==> 06-20: inputs <==
==> flow/design.v <==
`timescale 1ns/1ns
 `timescale 1ns/1ns
module signed_shifter (input wire [4-1:0] i,
                       input wire signed [16:0] D,
                       output reg signed [16:0] Q);
always @ *
begin
Q = D >>> i;  
end
endmodule
 `timescale 1ns/1ns
module rotator (
    input wire clk,
    input wire rst,
    input wire signed  [16:0]    x_i,
    input wire signed  [16:0]    y_i,
    output wire signed [16:0]    x_o,
    output wire signed [16:0]    y_o
    );
    parameter integer iteration             = 0;  
    parameter signed [16:0] tangle = 0;  
    reg signed [16:0] x_1;
    reg signed [16:0] y_1;
    wire signed [16:0] x_i_shifted;
    wire signed [16:0] y_i_shifted;
    signed_shifter x_shifter(iteration,x_i,x_i_shifted);
    signed_shifter y_shifter(iteration,y_i,y_i_shifted);
    always @ (posedge clk)
        if (rst) begin
            x_1 <= 0;
            y_1 <= 0;
            end else begin
            if (y_i > 0) begin   
                x_1 <= x_i + y_i_shifted;  
                y_1 <= y_i - x_i_shifted;  
                end else begin
                x_1 <= x_i - y_i_shifted;  
                y_1 <= y_i + x_i_shifted;  
            end
        end
        assign x_o = x_1;
        assign y_o = y_1;
endmodule
 `timescale 1ns/1ns
module cordic (
    input wire clk,
    input wire rst,
    input wire                        valid_i,
    input wire signed [16:0]    x_i,
    input wire signed [16:0]    y_i,
    output wire                        valid_o,
    output wire signed [16:0]    x_o,
    output wire signed [16:0]    y_o
    );
    function [16:0] tanangle;
        input [3:0] i;
        begin
            case (i)
                4'b0000: tanangle = 17'd25735;     
                4'b0001: tanangle = 17'd15192;     
                4'b0010: tanangle = 17'd8027;      
                4'b0011: tanangle = 17'd4075;      
                4'b0100: tanangle = 17'd2045;      
                4'b0101: tanangle = 17'd1024;      
                4'b0110: tanangle = 17'd512;       
                4'b0111: tanangle = 17'd256;       
                4'b1000: tanangle = 17'd128;       
                4'b1001: tanangle = 17'd64;        
                4'b1010: tanangle = 17'd32;        
                4'b1011: tanangle = 17'd16;        
                4'b1100: tanangle = 17'd8;         
                4'b1101: tanangle = 17'd4;         
                4'b1110: tanangle = 17'd2;         
                4'b1111: tanangle = 17'd1;         
            endcase
        end
    endfunction
    wire signed [16:0] x [16-1:0];
    wire signed [16:0] y [16-1:0];
    assign x[0]    = x_i < 0  ? -x_i 
                                : x_i;
    assign y[0]    = y_i < 0  ? -y_i
                                : y_i;
    assign x_o     = x[16-1];
    assign y_o     = y[16-1];
    reg [16-2:0] valid_pipe;
    always @ (posedge clk)
        if (rst)
            valid_pipe <= 0;
        else
            valid_pipe <= {valid_pipe[16-3:0], valid_i};
    assign valid_o = valid_pipe[16-2];
    genvar i;
    generate
    for(i = 0;i<16-1;i = i+1)
    begin
        rotator #(.iteration(i), .tangle(tanangle(i))) U (clk,rst,x[i],y[i],x[i+1],y[i+1]);
    end
    endgenerate
endmodule
==> flow/run.sh <==
#!/bin/bash
# the make line also repeats each setting of config.mk as NAME=value (left out here)
make -C /OpenROAD-flow-scripts/flow DESIGN_CONFIG=/design/flow/config.mk WORK_HOME=/design/flow/orfs CLKGATE_MAP_FILE= finish
==> flow/config.mk <==
export PLATFORM = sky130hd
export DESIGN_NAME = cordic
export DESIGN_NICKNAME = cordic
export VERILOG_FILES = /design/flow/design.v
export SDC_FILE = /design/flow/constraint.sdc
export NUM_CORES = 4
export LEC_CHECK = 0
export CAP_MARGIN = 40
export CELL_PAD_IN_SITES_GLOBAL_PLACEMENT = 0
export CORE_MARGIN = 2
export CORE_UTILIZATION = 64
export CTS_CLUSTER_DIAMETER = 46
export GPL_TIMING_DRIVEN = 1
export HOLD_SLACK_MARGIN = 0.06
export MAX_ROUTING_LAYER = met4
export MIN_ROUTING_LAYER = met1
export SETUP_SLACK_MARGIN = 0.47
export SLEW_MARGIN = 20
export TNS_END_PERCENT = 35
==> flow/constraint.sdc <==
create_clock -name core_clock -period 4.36 [get_ports {clk}]
set_input_delay 0.8720 -clock core_clock [delete_from_list [all_inputs] [get_ports {clk}]]
set_output_delay 0.8720 -clock core_clock [all_outputs]
set_load 0.01 [all_outputs]
==> inputs of 07-10, as changes to 06-20 <==
CELL_PAD_IN_SITES_GLOBAL_PLACEMENT = 2   (was 0)
CORE_ASPECT_RATIO = 0.59   (was default)
CORE_MARGIN = 8   (was 2)
CORE_UTILIZATION = 17   (was 64)
GPL_ROUTABILITY_DRIVEN = 0   (was default)
HOLD_SLACK_MARGIN = default   (was 0.06)
MAX_ROUTING_LAYER = met5   (was met4)
MIN_ROUTING_LAYER = met2   (was met1)
PLACE_DENSITY_LB_ADDON = 0.04   (was default)
SETUP_SLACK_MARGIN = 0.33   (was 0.47)
SLEW_MARGIN = 25   (was 20)
==> flow/constraint.sdc (replaced) <==
create_clock -name core_clock -period 3.09 [get_ports {clk}]
set_input_delay 0.6180 -clock core_clock [delete_from_list [all_inputs] [get_ports {clk}]]
set_output_delay 0.6180 -clock core_clock [all_outputs]
set_load 0.01 [all_outputs]
==> inputs of 11-24, as changes to 06-20 <==
CORE_UTILIZATION = 66   (was 64)
PLACE_DENSITY_LB_ADDON = 0.28   (was default)
==> flow/constraint.sdc (replaced) <==
create_clock -name core_clock -period 4.56 [get_ports {clk}]
set_input_delay 0.9120 -clock core_clock [delete_from_list [all_inputs] [get_ports {clk}]]
set_output_delay 0.9120 -clock core_clock [all_outputs]
set_load 0.01 [all_outputs]
==> flow_metrics.py <==
# Physical implementation metrics
metrics = {
    "outcome": {
        "status": "complete, but fails checks",
        "so.violations": "negative setup slack",
    },
    "setup_path": {
        "rr_endpoint": "genblk1[2].U.y_1[10]",
        "cp.required_ns": 5.06,
    },
    "final_timing": {
        "setup_viol": 2,
        "setup_ws_ns": -0.01301,
    },
}
(the above is from 11-24)
==> flow_metrics.py <==
# Physical implementation metrics
metrics = {
    "outcome": {
        "status": "complete, but fails checks",
        "so.violations": "negative setup slack",
    },
    "setup_path": {
        "cp.required_ns": 4.84,
        "rr_endpoint": "genblk1[2].U.x_1[15]",
        "crit_chain": "inv_2, ha_4, or4b_4, nor4b_4, nand2_2, or3_4, nor2b_4, o21ai_4, inv_1, ha_1, nor2b_4, o21ai_2, a21boi_2, o21ai_2, a21oi_2, a41oi_2, a211oi_2, o31ai_2, a21oi_1, nor3b_2",
    },
    "clocking": {
        "clock_path_buffers": 3,
        "clk_pin_slew_ns": 0.06,
        "root_buffer": "clkbuf_16",
    },
    "final_timing": {
        "setup_ws_ns": -0.03166,
        "setup_viol": 1,
    },
}
(the above is from 06-20)
==> flow_metrics.py <==
# Physical implementation metrics
metrics = {
    "setup_path": {
        "cp.required_ns": 3.71,
        "rr_endpoint": "genblk1[2].U.y_1[10]",
    },
    "outcome": {
        "status": "complete, but fails checks",
        "so.violations": "negative setup slack",
    },
    "final_timing": {
        "setup_ws_ns": -1.162,
        "setup_viol": 374,
    },
}
(the above is from 07-10)
